Setup of P:
==> flow/design.v (excerpt) <==
module Top(
	input  clk,
	input  rst,
	output pwm_left_out,
	output pwm_right_out,
	output [3:0] ctr_dir_out,
	output [2:0] led,
	input  [1:0]hwsignal,
	output [1:0]leds_hw,
	output wire [2:0] led_pwm_ctr,
	output Trig,
	input Echo,
	output En_tag,
	output csb_En_negedge,
	input Rx,
	output Tx,
	output [7:0] data,
	output [7:0] seg_slect
    );
	wire [2:0]hw_ctr;
	wire [2:0]ctr;
	wire [2:0]bl_ctr;
	wire csb_En;                    
	wire bl_En;
	wire [2:0]csb_ctr;
	wire [2:0]middctr;
	PWM pwm(.clk(clk),
				.rst(rst),
				.ctr(ctr),
				.pwm_left_out(pwm_left_out),
				.pwm_right_out(pwm_right_out),
				.ctr_dir_out(ctr_dir_out));
	HongWai hw(.clk(clk),
					.rst(rst),
					.ctr(hw_ctr),
					.hwsignal(hwsignal),
					.leds_hw(leds_hw));
	ChaoShengBo csb(.clk(clk),
					.rst(rst),
					.ctr(csb_ctr),
					.En_o(csb_En),
					.En_negedge_o(csb_En_negedge),
					.Trig(Trig),
					.Echo(Echo),
					.hwsignal(hwsignal),
					.En_tag(En_tag)
					);
	Bluetooth bt(.clk(clk),
					.rst(rst),
					.Rx(Rx),
					.Tx(Tx),
					.seg_data(data),
					.seg_slect(seg_slect),
					.bl_ctr(bl_ctr),
					.bl_En(bl_En));
		assign middctr=(csb_En|csb_En_negedge)?csb_ctr:hw_ctr;
		assign ctr=bl_En?bl_ctr:middctr;
		assign led_pwm_ctr=csb_ctr;
		assign led=ctr;
endmodule
clock: 5.08 ns
lec_check: 0
abc_area: 1
cap_margin: 15
cell_pad_in_sites_global_placement: 0
core_margin: 2
core_utilization: 72
cts_cluster_diameter: 202
gpl_timing_driven: 1
place_density: 0.35
setup_slack_margin: 0.43
slew_margin: 20
run.sh (not shown) runs the stock make flow with config.mk's settings and CLKGATE_MAP_FILE=.
Although it ran to completion, P produced a layout that fails the final checks because of max-capacitance violations, max-slew violations, negative setup slack.
Inputs modified between P and Q:
- CTS_CLUSTER_SIZE: unset -> 13
- PLACE_DENSITY: 0.35 -> 0.79
- SETUP_SLACK_MARGIN: 0.43 -> -0.08
- HOLD_SLACK_MARGIN: unset -> 0.29
- CTS_CLUSTER_DIAMETER: 202 -> 346
- the clock period (ns, I/O delays scaled along): 5.08 -> 3.37
Notes after the runs:
Diff P -> Q: vertical die dimension essentially unchanged; post-synth area from yosys stat essentially unchanged; cell total after placement increased 268; placement-stage worst setup slack decreased 1950 ps; overall die area essentially unchanged.
Status: Q FAILED at clock tree synthesis (tool error)
In P the implementation ran to completion but is not tape-out ready, as the final checks report max-capacitance violations, max-slew violations, negative setup slack.
Diff P..Q | count of different cell masters after synthesis | unchanged
Diff P -> Q | final estimated routing congestion in global placement | increase of 0.028
| proportion of synthesized chip area in sequential cells | P vs Q | ≈ equal |
As of Q, instance area at placement had risen by more than 10% compared to P.
Q -> P: number of standard-cell rows in the floorplan delta 0, exact match
P -> Q: count of library flops with an enable pin delta 0, exact match
The inputs of R differ from those of Q as listed below.
- CORE_UTILIZATION changed from 72 to 66
- SETUP_SLACK_MARGIN changed from -0.08 to 0.67
- HOLD_SLACK_MARGIN removed (was 0.29)
- CTS_CLUSTER_DIAMETER changed from 346 to 278
- CTS_CLUSTER_SIZE removed (was 13)
- ABC_AREA removed (was 1)
- the clock period (ns, I/O delays scaled along) changed from 3.37 to 3.99
### Flow results
R vs. Q: cell count after placement down 471; die outline height grew by 4.8 um; global placement routability congestion now sits lower. Between R and Q, it is R whose share of synthesized area spent on multiplexers is higher, by 2.0 points. Summary of R over Q: post-synthesis adder-cell area fraction shows no meaningful change, starting density of the core shows a reduction of 6.4 points, Yosys chip area shows a reduction of 420 um^2, area of the die shows an increase of about 6%. Row worst slack at placement: R lower / Q higher. Against Q, post-synthesis cell area in R fell by a few percent. Q got as far as clock tree synthesis, where a tool error ended the run. Run status, R: aborted in global routing, error ODB-0269.

========
Top again, from the RTL that the note above started with.
clock: 3.37 ns
lec_check: 0
abc_area: 1
cap_margin: 15
cell_pad_in_sites_global_placement: 0
core_margin: 2
core_utilization: 72
cts_cluster_diameter: 346
cts_cluster_size: 13
gpl_timing_driven: 1
hold_slack_margin: 0.29
place_density: 0.79
slew_margin: 20
The starting point aborted during clock tree synthesis (DPL-0038).
Rerun with:
- CAP_MARGIN: 15 -> 20
- CELL_PAD_IN_SITES_GLOBAL_PLACEMENT: 0 -> default
- CTS_CLUSTER_DIAMETER: 346 -> default
- CTS_CLUSTER_SIZE: 13 -> 73
- GPL_TIMING_DRIVEN: 1 -> default
- HOLD_SLACK_MARGIN: 0.29 -> default
- MAX_ROUTING_LAYER: default -> met4
- PLACE_DENSITY: 0.79 -> 0.67
- clock period: 3.37 -> 5.94 ns (I/O delays scaled with it)
After rerunning: This time the run completed without violations; synthesized cell count is unchanged; area after synthesis is unchanged; die size does not change.
Rerun with:
- CTS_CLUSTER_DIAMETER: default -> 379
- PLACE_DENSITY: 0.67 -> 0.95
- clock period: 5.94 -> 4.99 ns (I/O delays scaled with it)
What happened: The new run died in global routing; synthesized area stays the same; die area stays the same; synthesized cell count stays the same.
Rerun with:
- ABC_AREA: 1 -> default
- CTS_CLUSTER_DIAMETER: 379 -> default
- CTS_CLUSTER_SIZE: 73 -> default
- MAX_ROUTING_LAYER: met4 -> default
- PLACE_DENSITY: 0.95 -> default
- PLACE_DENSITY_LB_ADDON: default -> 0.0
- SETUP_SLACK_MARGIN: default -> 1.3
- clock period: 4.99 -> 4.43 ns (I/O delays scaled with it)
Effect: The new run died in clock tree synthesis with DPL-0033; die size drops by 2.4%; area after synthesis drops by 2.5%; synthesized cell count drops by about 17%.

========
job 2430:
Starting RTL as in the previous note.
Settings: LEC_CHECK=0, ABC_AREA=1, CAP_MARGIN=20, CORE_ASPECT_RATIO=1.04, CORE_MARGIN=8, CORE_UTILIZATION=49, CTS_CLUSTER_SIZE=50, GPL_ROUTABILITY_DRIVEN=0, GPL_TIMING_DRIVEN=1, HOLD_SLACK_MARGIN=0.03, PLACE_DENSITY_LB_ADDON=0.1, SETUP_SLACK_MARGIN=-0.3, SLEW_MARGIN=20, TNS_END_PERCENT=80; clock period 4.95 ns.
Job 2430 finished all stages; layout check result: FAIL, due to negative setup slack.
### job 2430 -> job 2633
==> flow/config.mk <==
export PLATFORM = sky130hd
export DESIGN_NAME = Top
export DESIGN_NICKNAME = Top
export VERILOG_FILES = /design/flow/design.v
export SDC_FILE = /design/flow/constraint.sdc
export NUM_CORES = 4
export LEC_CHECK = 0
export CAP_MARGIN = 20
export CORE_MARGIN = 2
export CORE_UTILIZATION = 72
export PLACE_DENSITY = 0.67
export SLEW_MARGIN = 20
==> flow/constraint.sdc <==
create_clock -name core_clock -period 5.94 [get_ports {clk}]
set_input_delay 1.1880 -clock core_clock [delete_from_list [all_inputs] [get_ports {clk}]]
set_output_delay 1.1880 -clock core_clock [all_outputs]
set_load 0.01 [all_outputs]
### Flow results
The runs compared here, job 2430 and job 2633, all ended either early or with open violations. Job 2430 finished every stage; the final checks, however, were not passed, the failures being negative setup slack. For chip height, dividing the value from job 2430 by the value from job 2633 gives 1.3. Job 2633: via count about 3% above job 2430. Compared job 2633 vs job 2430, and final instance count without filler cells is down in job 2633.
Input changes introduced in job 5384 (baseline for comparison: job 2633):
--- a/flow/config.mk
+++ b/flow/config.mk
@@ -7,0 +8 @@
+export ABC_AREA = 1
@@ -11 +12,4 @@
-export PLACE_DENSITY = 0.67
+export CTS_CLUSTER_DIAMETER = 193
+export CTS_CLUSTER_SIZE = 10
+export PLACE_DENSITY = 0.6
+export SETUP_SLACK_MARGIN = -0.37
==> flow/constraint.sdc <==
create_clock -name core_clock -period 3.78 [get_ports {clk}]
set_input_delay 0.7560 -clock core_clock [delete_from_list [all_inputs] [get_ports {clk}]]
set_output_delay 0.7560 -clock core_clock [all_outputs]
set_load 0.01 [all_outputs]
## What came out
Job 5384 did not make it past clock tree synthesis, where a tool error ended it. Nothing crashed in job 2633 and all stages finished; the problem is that the final layout failed, the offending checks being negative setup slack. Re basic-gate share of the synthesized area counting and, or, nand and nor cells: job 2633 and job 5384 aren't equal, and the higher value belongs to job 5384. Job 5384 vs. job 2633: die height grew by 1.9 um; area of the die now sits higher; area fraction in mux cells shrank by 2.0 points; area of the mapped netlist increased 2.6%; placed cell area now larger. When job 5384 is set beside job 2633, its synthesized cell count turns out to be about 20% larger. The lower yosys-reported design area after synthesis of job 2633 and job 5384 is in job 2633.
Input-level comparison between job 7270 and job 5384:
--- a/flow/config.mk
+++ b/flow/config.mk
@@ -8 +7,0 @@
-export ABC_AREA = 1
@@ -11,3 +10 @@
-export CORE_UTILIZATION = 72
-export CTS_CLUSTER_DIAMETER = 193
-export CTS_CLUSTER_SIZE = 10
+export CORE_UTILIZATION = 40
@@ -15 +11,0 @@
-export SETUP_SLACK_MARGIN = -0.37
==> flow/constraint.sdc <==
create_clock -name core_clock -period 8.99 [get_ports {clk}]
set_input_delay 1.7980 -clock core_clock [delete_from_list [all_inputs] [get_ports {clk}]]
set_output_delay 1.7980 -clock core_clock [all_outputs]
set_load 0.01 [all_outputs]
==> results <==
Job 7270 ended with every stage complete and zero timing, DRC or antenna violations.
Multiplexer fraction of the synthesized cell area, job 7270 and job 5384, lower one = job 5384.
Between job 5384 and job 7270, the flow reports mean post-synth cell area increasing by more than 10%.
Starting utilization of the core area: job 7270 vs job 5384 down 33 points
For the share of synthesized area occupied by flip-flops and latches, job 7270 came in 0.93 points higher than job 5384 did.

========
Top again, from the RTL that the note above started with.
make LEC_CHECK=0 ABC_AREA=1 CAP_MARGIN=20 CORE_MARGIN=2 CORE_UTILIZATION=70 PLACE_DENSITY=0.6 SLEW_MARGIN=20 finish   # period 5.6 ns
The starting point produced a clean layout.
Edit:
Settings changed: ABC_AREA 1 to default, CORE_UTILIZATION 70 to 68.
Clock period 5.6 ns to 6.43 ns, I/O delays scaled along.
What happened: The new run reached the layout checks and failed them: negative setup slack; hold slack improves by 17 ps; register-to-register slack loses 360 ps; wire length went up by about 11%; count of clock-buffer cells in the layout fell by 4; design area grows by about 3.5%; maximum frequency is lower by 18%.
Edit:
Settings changed: ABC_AREA from default to 1, CORE_ASPECT_RATIO from default to 0.5, CORE_UTILIZATION 68 to 70, PLACE_DENSITY 0.6 to 0.35, SETUP_SLACK_MARGIN from default to 1.67.
Clock period 6.43 ns to 5.6 ns, I/O delays scaled along.
Effect: Now the flow ended with an error in 5_1_grt; die area is about the same; area after synthesis goes up by 2.6%; synthesized cell count goes up by 20%.
Edit:
Settings changed: CORE_ASPECT_RATIO 0.5 to default, CORE_UTILIZATION 70 to 72, CTS_CLUSTER_SIZE from default to 14, PLACE_DENSITY 0.35 to default, PLACE_DENSITY_LB_ADDON from default to 0.15, SETUP_SLACK_MARGIN 1.67 to 1.3.
Clock period 5.6 ns to 4.43 ns, I/O delays scaled along.
This time the run aborted during 4_1_cts (DPL-0038).
Synthesized cell count does not change.
Die size went down by 3.0%.
Synthesized area stays the same.

========
## run 1
Starting RTL as in the previous note.
clock: 4.99 ns
lec_check: 0
abc_area: 1
cap_margin: 20
core_margin: 2
core_utilization: 72
cts_cluster_size: 90
setup_slack_margin: -0.25
slew_margin: 5
In run 1 the implementation completed, yet the final layout does not meet the checks, the culprit being setup timing.
Inputs modified between run 1 and run 2:
- SLEW_MARGIN now 20, was 5
- CORE_UTILIZATION now 42, was 72
- ABC_AREA no longer set, was 1
- PLACE_DENSITY now 0.6, previously not set
- CTS_CLUSTER_SIZE no longer set, was 90
- SETUP_SLACK_MARGIN no longer set, was -0.25
- the clock period (ns, I/O delays scaled along) now 8.99, was 4.99
### Flow results
Run 2: PASS, flow complete, no timing, DRC or antenna violations. Between run 2 and run 1, it is run 2 whose met2 wirelength from detailed routing is lower, by about 38%. Total negative slack delta for run 2 relative to run 1: 19.53 ns higher. Note that the first-iteration DRC count recorded for run 2 amounts to 0.37 times the value seen in run 1. From run 1 to run 2 the numbers moved as follows: maximum clock rate went down by 52 MHz; number of buffers outside the clock class in the layout decreased 81%; clock latency on the worst-skew pair stayed essentially flat; placeable core region went up 69%; estimated wirelength of the detail-placed design shows a reduction of about 16%. In the reports for run 2 and run 1, the smaller synthesized cell count belongs to run 2.
### run 2 -> run 3
- CORE_UTILIZATION now 70, was 42
- PLACE_DENSITY_LB_ADDON now 0.11, previously not set
- ABC_AREA now 1, previously not set
- SETUP_SLACK_MARGIN now 1.67, previously not set
- PLACE_DENSITY no longer set, was 0.6
- the clock period (ns, I/O delays scaled along) now 5.6, was 8.99
[summary]
Across run 2 and run 3, a clean result was obtained everywhere but in run 3. STATUS run=run 3 STAGES=ALL_DONE FINAL_CHECKS=FAILED CAUSE=setup timing. The sequential fraction of design power of run 3 exceeds that of run 2 by 2.5 points. Re total clock network power: run 2 was lower than run 3. Wire length reported by the detailed router | run 3 above run 2. Summary of run 3 over run 2: final cell count up 397; critical path depth in cells up 9. Final net count: lower on run 2. Re via count of the first global-routing pass: run 3 is 3468 up on run 2.
> inputs changed (run 3 -> run 4)
- SETUP_SLACK_MARGIN: 1.67 -> unset
- PLACE_DENSITY: unset -> 0.35
- MAX_ROUTING_LAYER: unset -> met4
- CORE_UTILIZATION: 70 -> 72
- PLACE_DENSITY_LB_ADDON: 0.11 -> unset
- CTS_CLUSTER_SIZE: unset -> 73
- the clock period (ns, I/O delays scaled along): 5.6 -> 4.99
### Flow results
Run 3 vs run 4, last element of the critical path: csb.turnleft_count[10]$_SDFF_PP0_ vs csb.En_negedge_o$_SDFF_PP0_. Run 4 against run 3: overall power saw an increase; wire length of the first global-routing pass has increased. | fraction of power consumed by combinational cells | lower: run 3 |. Run 4 ended up with the clock network as its top contributor to total power; run 3 ended up with registers. Run 3 → run 4: global-route usage now larger, peak supply drop increased by 23% relative to the old numbers, post-synthesis area per instance ~0 delta, minimum hold slack fell by 0.0031 ns, wire length increased 9800 um. Finished, but not clean: run 4, with setup timing. Against run 3 as the reference, run 4 delivers a higher switching power as a share of total power. Setup WNS run 3 -> run 4: worse. Number of antenna violations at the first check in global routing (higher): run 4.
Inputs modified between run 4 and run 5:
- swapping 73 for 15 in CTS_CLUSTER_SIZE
- putting CTS_CLUSTER_DIAMETER at 379 where nothing was set
- clearing MAX_ROUTING_LAYER, which used to be met4
- clearing PLACE_DENSITY, which used to be 0.35
- swapping 20 for 5 in SLEW_MARGIN
- putting PLACE_DENSITY_LB_ADDON at 0.07 where nothing was set
- putting HOLD_SLACK_MARGIN at 0.3 where nothing was set
- putting SETUP_SLACK_MARGIN at 1.43 where nothing was set
## What came out
Run 5 never completed, since it errored out during global routing.
Diff run 4..run 5 | fraction of the mapped netlist area in simple logic gates | unchanged
Delta(number of CTS-inserted buffers, run 5 - run 4) < 0
Higher weighted congestion at the end of routability-driven global placement was reported by run 5, not run 4.
Inputs modified between run 5 and run 6:
- CTS_CLUSTER_DIAMETER: 379 -> unset
- SETUP_SLACK_MARGIN: 1.43 -> 1.51
- CORE_UTILIZATION: 72 -> 66
- PLACE_DENSITY_LB_ADDON: 0.07 -> unset
- ABC_AREA: 1 -> unset
- SLEW_MARGIN: 5 -> 20
- HOLD_SLACK_MARGIN: 0.3 -> unset
- CTS_CLUSTER_SIZE: 15 -> unset
- the clock period (ns, I/O delays scaled along): 4.99 -> 5.79
Results
Nothing crashed in run 6 and all stages finished; the problem is that the final layout failed, the offending checks being setup timing. Post-detailed-placement half-perimeter wirelength: run 6 lower than run 5. Diff run 5 -> run 6: multiplexer area fraction after synthesis went up. Diff run 5 -> run 6: die width moved up, row count moved up, quantity of gates resized following cts moved down, yosys stat cell total moved down, die area moved up. Run 6 against run 5: number of buffers inserted by post-CTS setup repair has decreased, netlist area before placement moved down.
Power figures rest on the tool's default switching activity, not on a simulated workload.
